Setup of oak:
==> flow/design.v <==
`timescale 1ns/100ps
module conv(
           input Aclk,
           input rst,
           input [7:0] Xin,
           input [7:0] Kin,
           output reg [7:0] Rout,
           output reg result_done
       );
reg [7:0] pattern [9-1:0];
reg [4:0] daddr;
wire pattern_done;
reg [7:0] kernel [4-1:0];
reg [4:0] kaddr;
wire kernel_done;
reg [7:0] result [4-1:0];
reg [4:0] out_cnt;
integer i;
assign pattern_done = (daddr-1>=9) ? 1'd1 : 1'd0;
always@(posedge Aclk)
begin
    if(rst)
    begin
        for(i=0;i<9;i=i+1)
        begin
            pattern[i] <= 7'd0;
        end
        daddr <= 5'd1;   
    end
    else
    begin
        if(pattern_done)
        begin
            pattern[daddr] <= pattern[daddr];
            daddr <= daddr;
        end
        else
        begin
            pattern[daddr-1] <= Xin;
            daddr <= daddr + 5'd1;
        end
    end
end
assign kernel_done = (kaddr-1>=4) ? 1'd1 : 1'd0;
always@(posedge Aclk)
begin
    if(rst)
    begin
        for(i=0;i<4;i=i+1)
        begin
            kernel[i] <= 7'd0;
        end
        kaddr <= 5'd1;
    end
    else
    begin
        if(kernel_done)
        begin
            kernel[kaddr] <= kernel[kaddr];
            kaddr <= kaddr;
        end
        else
        begin
            kernel[kaddr-1] <= Kin;
            kaddr <= kaddr + 5'd1;
        end
    end
end
always@(*)
begin
    if(rst)
    begin
        for(i=0;i<4;i=i+1)
        begin
            result[i] = 7'd0;
        end
    end
    else
    begin
        if(pattern_done & kernel_done)
        begin
            result[0] = pattern[0]*kernel[0] + pattern[1]*kernel[1] + pattern[3]*kernel[2] + pattern[4]*kernel[3];
            result[1] = pattern[1]*kernel[0] + pattern[2]*kernel[1] + pattern[4]*kernel[2] + pattern[5]*kernel[3];
            result[2] = pattern[3]*kernel[0] + pattern[4]*kernel[1] + pattern[6]*kernel[2] + pattern[7]*kernel[3];
            result[3] = pattern[4]*kernel[0] + pattern[5]*kernel[1] + pattern[7]*kernel[2] + pattern[8]*kernel[3];
        end
        else
        begin
            for(i=0;i<4;i=i+1)
            begin
                result[i] = 7'd0;
            end
        end
    end
end
always@(posedge Aclk)
begin
    if(rst)
    begin
        result_done <= 1'd0;
    end
    else
    begin
        if(pattern_done & kernel_done)
        begin
            result_done <= 1'd1;
        end
        else
        begin
            result_done <= result_done;
        end
    end
end
always@(posedge Aclk)
begin
    if(rst)
    begin
        Rout <= 7'd0;
        out_cnt <= 5'd1;
    end
    else
    begin
        if(pattern_done & kernel_done)
        begin
            out_cnt <= out_cnt + 5'd1;
            Rout <= result[out_cnt-1];
        end
        else
        begin
            out_cnt <= 5'd1;
            Rout <= 5'd0;
        end
    end
end
endmodule
Settings: LEC_CHECK=0, ABC_AREA=1, CAP_MARGIN=20, CORE_MARGIN=2, CORE_UTILIZATION=72, CTS_CLUSTER_DIAMETER=272, CTS_CLUSTER_SIZE=19, PLACE_DENSITY=0.77, SETUP_SLACK_MARGIN=-0.25, SLEW_MARGIN=20; clock period 8.23 ns.
run.sh (not shown) runs the stock make flow with config.mk's settings and CLKGATE_MAP_FILE=.
Modified inputs, pine compared to oak
- CORE_UTILIZATION: 72 -> 40
- ABC_AREA: 1 -> unset
- PLACE_DENSITY: 0.77 -> unset
- CTS_CLUSTER_DIAMETER: 272 -> unset
- SETUP_SLACK_MARGIN: -0.25 -> unset
- CTS_CLUSTER_SIZE: 19 -> unset
- the clock period (ns, I/O delays scaled along): 8.23 -> 7.85
pine vs oak — total track usage dropped 19 points. Reported for oak and pine, largest buffer count on any clock path turned out identical to the last digit. The run with more routed wire is oak, not pine. Higher final instance count without filler cells goes to oak over pine. Critical path depth shrinks by more than 10% when moving from oak to pine. From oak to pine the numbers moved as follows: share of synthesized area spent on multiplexers flat, area share of buffers outside the clock network went up 1.1 points.
The following lists how birch was set up differently from pine:
- CORE_UTILIZATION changed from 40 to 52
- the clock period (ns, I/O delays scaled along) changed from 7.85 to 4.88
Findings:
To summarise birch: no stage aborted, but the layout did not pass its checks, failing on negative setup slack.
birch vs pine, top layer used by detailed routing: met4 vs met5
Cmp birch vs pine: core utilization of the finished layout higher in birch
Re wire length after detailed routing: pine was lower than birch.
Reported for pine and birch, share of synthesized cell area in and, or, nand and nor gates turned out identical to the last digit.

* * *

== run 1 ==
RTL: the design.v shown in full above, as it stands there.
Settings: LEC_CHECK=0, CAP_MARGIN=20, CORE_MARGIN=2, CORE_UTILIZATION=66, CTS_CLUSTER_SIZE=32, SLEW_MARGIN=20; clock period 5.93 ns.
Nothing crashed in run 1 and all stages finished; the problem is that the final layout failed, the offending checks being setup timing.
--- input diff run 1..run 2 ---
--- a/flow/config.mk
+++ b/flow/config.mk
@@ -10,2 +10,2 @@
-export CORE_UTILIZATION = 66
-export CTS_CLUSTER_SIZE = 32
+export CORE_UTILIZATION = 47
+export SETUP_SLACK_MARGIN = 1.17
==> flow/constraint.sdc <==
create_clock -name core_clock -period 4.88 [get_ports {Aclk}]
set_input_delay 0.9760 -clock core_clock [delete_from_list [all_inputs] [get_ports {Aclk}]]
set_output_delay 0.9760 -clock core_clock [all_outputs]
set_load 0.01 [all_outputs]
[summary]
The flow completed for run 2, but it is not clean: the layout still shows setup timing. Compared to run 1, run 2 has number of placement rows 18% higher. Compare run 2 and run 1 | non-clock buffer count lower: run 1. Run 2 vs run 1: clock-cell share of area down in run 2. Run 1 leaves more setup margin than run 2. The lower flop share of the area of run 2 and run 1 is in run 2. Re combined global-route utilization of all metal layers: run 2 and run 1 aren't equal, and the lower value belongs to run 2. Run 2 gives more number of buffers inserted to repair setup after CTS than run 1 did. Run 2 vs run 1: die size up by more than a quarter. In run 2, pin count of the biggest net entering global routing is lower than in run 1.

* * *

== east ==
Starts from the design.v that is shown in full above.
export LEC_CHECK = 0
export CAP_MARGIN = 20
export CORE_MARGIN = 2
export CORE_UTILIZATION = 26
export SLEW_MARGIN = 20
create_clock -name core_clock -period 15.1 [get_ports {Aclk}]
## Diff of input files: north against east
Settings: swapping 26 for 72 in CORE_UTILIZATION; putting PLACE_DENSITY_LB_ADDON at 0.0 where nothing was set; swapping 15.1 for 6.5 in the clock period (ns, I/O delays scaled along).
Findings:
In north the implementation ran to completion but is not tape-out ready, as the final checks report negative setup slack. Diff north..east | number of H-tree branching levels | unchanged. In north relative to east, cell count had gone down by more than 10%. Routed wire length: lower on east. In north the post-CTS repair timing setup buffer count turned out 27 higher than in east. Diff east and north: final area lower in east. Taking north over east, the count of plain and timing-repair buffers ratio works out to 4.7.

* * *

== run A ==
RTL: the design.v shown in full above, as it stands there.
Settings: LEC_CHECK=0, CAP_MARGIN=20, CORE_MARGIN=2, CORE_UTILIZATION=63, SLEW_MARGIN=20; clock period 7.85 ns.
Per the final summary, run A finished and its layout is clean on timing, DRC and antenna.
Edits applied to the flow inputs when going from run A to run B:
diff --git a/flow/config.mk b/flow/config.mk
--- a/flow/config.mk
+++ b/flow/config.mk
@@ -10 +10 @@
-export CORE_UTILIZATION = 63
+export CORE_UTILIZATION = 59
==> flow/constraint.sdc <==
create_clock -name core_clock -period 5.12 [get_ports {Aclk}]
set_input_delay 1.0240 -clock core_clock [delete_from_list [all_inputs] [get_ports {Aclk}]]
set_output_delay 1.0240 -clock core_clock [all_outputs]
set_load 0.01 [all_outputs]
==> results <==
Against run A, run B comes in 6800 um higher on placed wire-length estimate after detailed placement. Comparing run B and run A, the higher final cycle utilization of the critical path is on run B. Changes observed in run B relative to run A: worst slew margin relative to its limit rose by 14 points, cell area after layout climbed 11%, starting density of the core now sits lower. Looking at count of clock-buffer cells in the layout, run B sits 4 above run A. Comparing total placed instance area for run B and run A, the bigger number came from run B. [flow] run B | stages: complete | final checks: fail | reason: setup timing. Both conditions hold for run A: the flow ran to the end and the final layout passed the timing, DRC and antenna checks.
Here is what was changed in the inputs of run C compared with run B.
diff --git a/flow/config.mk b/flow/config.mk
--- a/flow/config.mk
+++ b/flow/config.mk
@@ -7,0 +8 @@
+export ABC_AREA = 1
@@ -10 +11 @@
-export CORE_UTILIZATION = 59
+export CORE_UTILIZATION = 58
==> flow/constraint.sdc <==
create_clock -name core_clock -period 8.23 [get_ports {Aclk}]
set_input_delay 1.6460 -clock core_clock [delete_from_list [all_inputs] [get_ports {Aclk}]]
set_output_delay 1.6460 -clock core_clock [all_outputs]
set_load 0.01 [all_outputs]
Notes after the runs:
- To summarise run B: no stage aborted, but the layout did not pass its checks, failing on setup timing.
- Run C completed every stage of the flow, and the final layout passed the timing, DRC and antenna checks.
- Adder and majority cell fraction of the synthesized area, run B and run C: smaller value in run C
- When the final numbers for run B and run C were put side by side, the total buffers and inverters traversed by the critical path turned out to be greater in run C.
- Of run B and run C, the run reporting the higher total number of multi-input combinational cells was run C.
- When the final numbers for run B and run C were put side by side, the final worst slack turned out to be smaller in run B.
- The final reports for run C and run B show signed area change from the synthesized netlist to the final layout lower in the former.
- Against run B, maximum clock frequency in run C came out worse.
- Number of nets at floorplan (higher): run C
- Run B → run C: detailed-router iteration count before antenna repair went up.
## Diff of input files: run D against run C
diff --git a/flow/config.mk b/flow/config.mk
--- a/flow/config.mk
+++ b/flow/config.mk
@@ -12,0 +13 @@
+export TNS_END_PERCENT = 85
==> flow/constraint.sdc <==
create_clock -name core_clock -period 6.9 [get_ports {Aclk}]
set_input_delay 1.3800 -clock core_clock [delete_from_list [all_inputs] [get_ports {Aclk}]]
set_output_delay 1.3800 -clock core_clock [all_outputs]
set_load 0.01 [all_outputs]
==> comparison <==
- In the reports for run C and run D, the smaller final antenna diode count belongs to run C.
- For layout buffer count excluding clock buffers, dividing the value from run D by the value from run C gives 2.7.
- Of run C and run D, the run reporting the lower final area was run C.
- Run D vs. run C: overall global routing resource usage went up by 1.5 points.
- Taking run C as the reference, in run D maximum cell stage delay along the critical path now sits lower, highest clock frequency the design can meet now sits higher, number of violations reported at the end of detailed-routing iteration 0 now sits higher, via count now sits higher, final cycle utilization of the critical path now sits higher.

* * *

RTL: the design.v shown in full above, as it stands there.
==> flow/config.mk <==
export PLATFORM = sky130hd
export DESIGN_NAME = conv
export DESIGN_NICKNAME = conv
export VERILOG_FILES = /design/flow/design.v
export SDC_FILE = /design/flow/constraint.sdc
export NUM_CORES = 4
export LEC_CHECK = 0
export CAP_MARGIN = 15
export CELL_PAD_IN_SITES_DETAIL_PLACEMENT = 1
export CORE_ASPECT_RATIO = 1.85
export CORE_MARGIN = 2
export CORE_UTILIZATION = 57
export CTS_CLUSTER_DIAMETER = 345
export CTS_CLUSTER_SIZE = 14
export GPL_ROUTABILITY_DRIVEN = 0
export GPL_TIMING_DRIVEN = 0
export HOLD_SLACK_MARGIN = 0.15
export MIN_ROUTING_LAYER = met1
export SETUP_SLACK_MARGIN = -0.57
export SLEW_MARGIN = 20
export TNS_END_PERCENT = 15
==> flow/constraint.sdc <==
create_clock -name core_clock -period 8.99 [get_ports {Aclk}]
set_input_delay 1.7980 -clock core_clock [delete_from_list [all_inputs] [get_ports {Aclk}]]
set_output_delay 1.7980 -clock core_clock [all_outputs]
set_load 0.01 [all_outputs]
The first run finished but fails on setup timing.
Edit:
- CAP_MARGIN: 15 -> 20
- CELL_PAD_IN_SITES_DETAIL_PLACEMENT: 1 -> default
- CORE_ASPECT_RATIO: 1.85 -> default
- CORE_UTILIZATION: 57 -> 40
- CTS_CLUSTER_DIAMETER: 345 -> default
- CTS_CLUSTER_SIZE: 14 -> default
- GPL_ROUTABILITY_DRIVEN: 0 -> default
- GPL_TIMING_DRIVEN: 0 -> default
- HOLD_SLACK_MARGIN: 0.15 -> default
- MIN_ROUTING_LAYER: met1 -> default
- SETUP_SLACK_MARGIN: -0.57 -> default
- TNS_END_PERCENT: 15 -> default
- clock period: 8.99 -> 10.0 ns (I/O delays scaled with it)
The changed run finished with timing, DRC and antenna clean.
Cell count rises by 4.9%.
Hold slack is better by 0.015 ns.
Utilization falls by 18 points.
Setup slack is better by 2.4 ns.
Final area rises by 0.72%.
Routed wire length falls by 22%.
Edit:
- CORE_UTILIZATION: 40 -> 69
- CTS_CLUSTER_DIAMETER: default -> 252
- CTS_CLUSTER_SIZE: default -> 100
- HOLD_SLACK_MARGIN: default -> 0.27
- TNS_END_PERCENT: default -> 10
=> Via count grows slightly; global-route usage grows by 15 points; area after synthesis does not change.

* * *

== middle ==
RTL: the design.v shown in full above, as it stands there.
make LEC_CHECK=0 ABC_AREA=1 CAP_MARGIN=20 CORE_MARGIN=2 CORE_UTILIZATION=72 CTS_CLUSTER_SIZE=98 PLACE_DENSITY=0.4 SLEW_MARGIN=20 TNS_END_PERCENT=15 finish   # period 4.47 ns
STATUS run=middle STAGES=ALL_DONE FINAL_CHECKS=FAILED CAUSE=setup timing
Input changes introduced in south (baseline for comparison: middle):
- clearing CTS_CLUSTER_SIZE, which used to be 98
- clearing ABC_AREA, which used to be 1
- swapping 72 for 63 in CORE_UTILIZATION
- clearing TNS_END_PERCENT, which used to be 15
- clearing PLACE_DENSITY, which used to be 0.4
- swapping 4.47 for 4.36 in the clock period (ns, I/O delays scaled along)
Findings:
- Completing all stages was not enough for south: its layout failed the final checks because of setup timing.
- Reported for south and middle, final tally of max-slew violations turned out identical to the last digit.
- There was hardly any difference in number of flip-flops and latches between south and middle.
- Register-to-register slack, south and middle, lower one = south.
- Max critical path depth across south and middle: middle
- south — buffer count excluding the clock tree in the final layout 2.0% higher, middle as reference
- met3 track demand over resource in global routing in south is 5.2 points below middle.
- Pre-placement core utilization, south and middle: larger value in middle
- Comparing south and middle, final cell count is lower on south.
- Total core area, south and middle, higher one = south.
- The run showing the smaller global routing usage on met1 is south.

* * *

exp/maple:
// conv: RTL as listed in full above, without the edits since
make LEC_CHECK=0 CAP_MARGIN=20 CORE_MARGIN=2 CORE_UTILIZATION=72 CTS_CLUSTER_SIZE=51 PLACE_DENSITY_LB_ADDON=0.0 SETUP_SLACK_MARGIN=1.83 SLEW_MARGIN=20 TNS_END_PERCENT=65 finish   # period 6.5 ns
The final report for exp/maple shows a completed flow and a layout that fails verification, specifically setup timing.
## Diff of input files: exp/lagoon against exp/maple
# exp/maple
export LEC_CHECK = 0
export CAP_MARGIN = 20
export CORE_MARGIN = 2
export CORE_UTILIZATION = 72
export CTS_CLUSTER_SIZE = 51
export PLACE_DENSITY_LB_ADDON = 0.0
export SETUP_SLACK_MARGIN = 1.83
export SLEW_MARGIN = 20
export TNS_END_PERCENT = 65
create_clock -name core_clock -period 6.5 [get_ports {Aclk}]
# exp/lagoon
export LEC_CHECK = 0
export CAP_MARGIN = 20
export CORE_MARGIN = 2
export CORE_UTILIZATION = 72
export CTS_CLUSTER_SIZE = 77
export PLACE_DENSITY_LB_ADDON = 0.0
export SETUP_SLACK_MARGIN = 1.89
export SLEW_MARGIN = 20
export TNS_END_PERCENT = 40
create_clock -name core_clock -period 6.55 [get_ports {Aclk}]
==> comparison <==
- The area share of buffers outside the clock network was comparable across exp/lagoon and exp/maple.
- Delta(worst setup slack, exp/lagoon - exp/maple) > 0
- ~same share of cell area taken by flip-flops and latches in exp/lagoon and exp/maple
- Number of signal-net buffers in the layout: exp/lagoon lower than exp/maple
- Total cell area at the placement stage (lower): exp/lagoon
- Looking only at number of clock-tree buffers in the layout, and setting everything else aside, the lower value of exp/lagoon and exp/maple goes to exp/maple.
- Going from exp/maple to exp/lagoon, the final wirelength was found to have gone down by about 1.5%.
- Of the runs exp/lagoon and exp/maple, none of them finished clean.
- In exp/lagoon the implementation ran to completion but is not tape-out ready, as the final checks report setup timing.
- The flow for exp/maple finished, though final verification flagged setup timing.
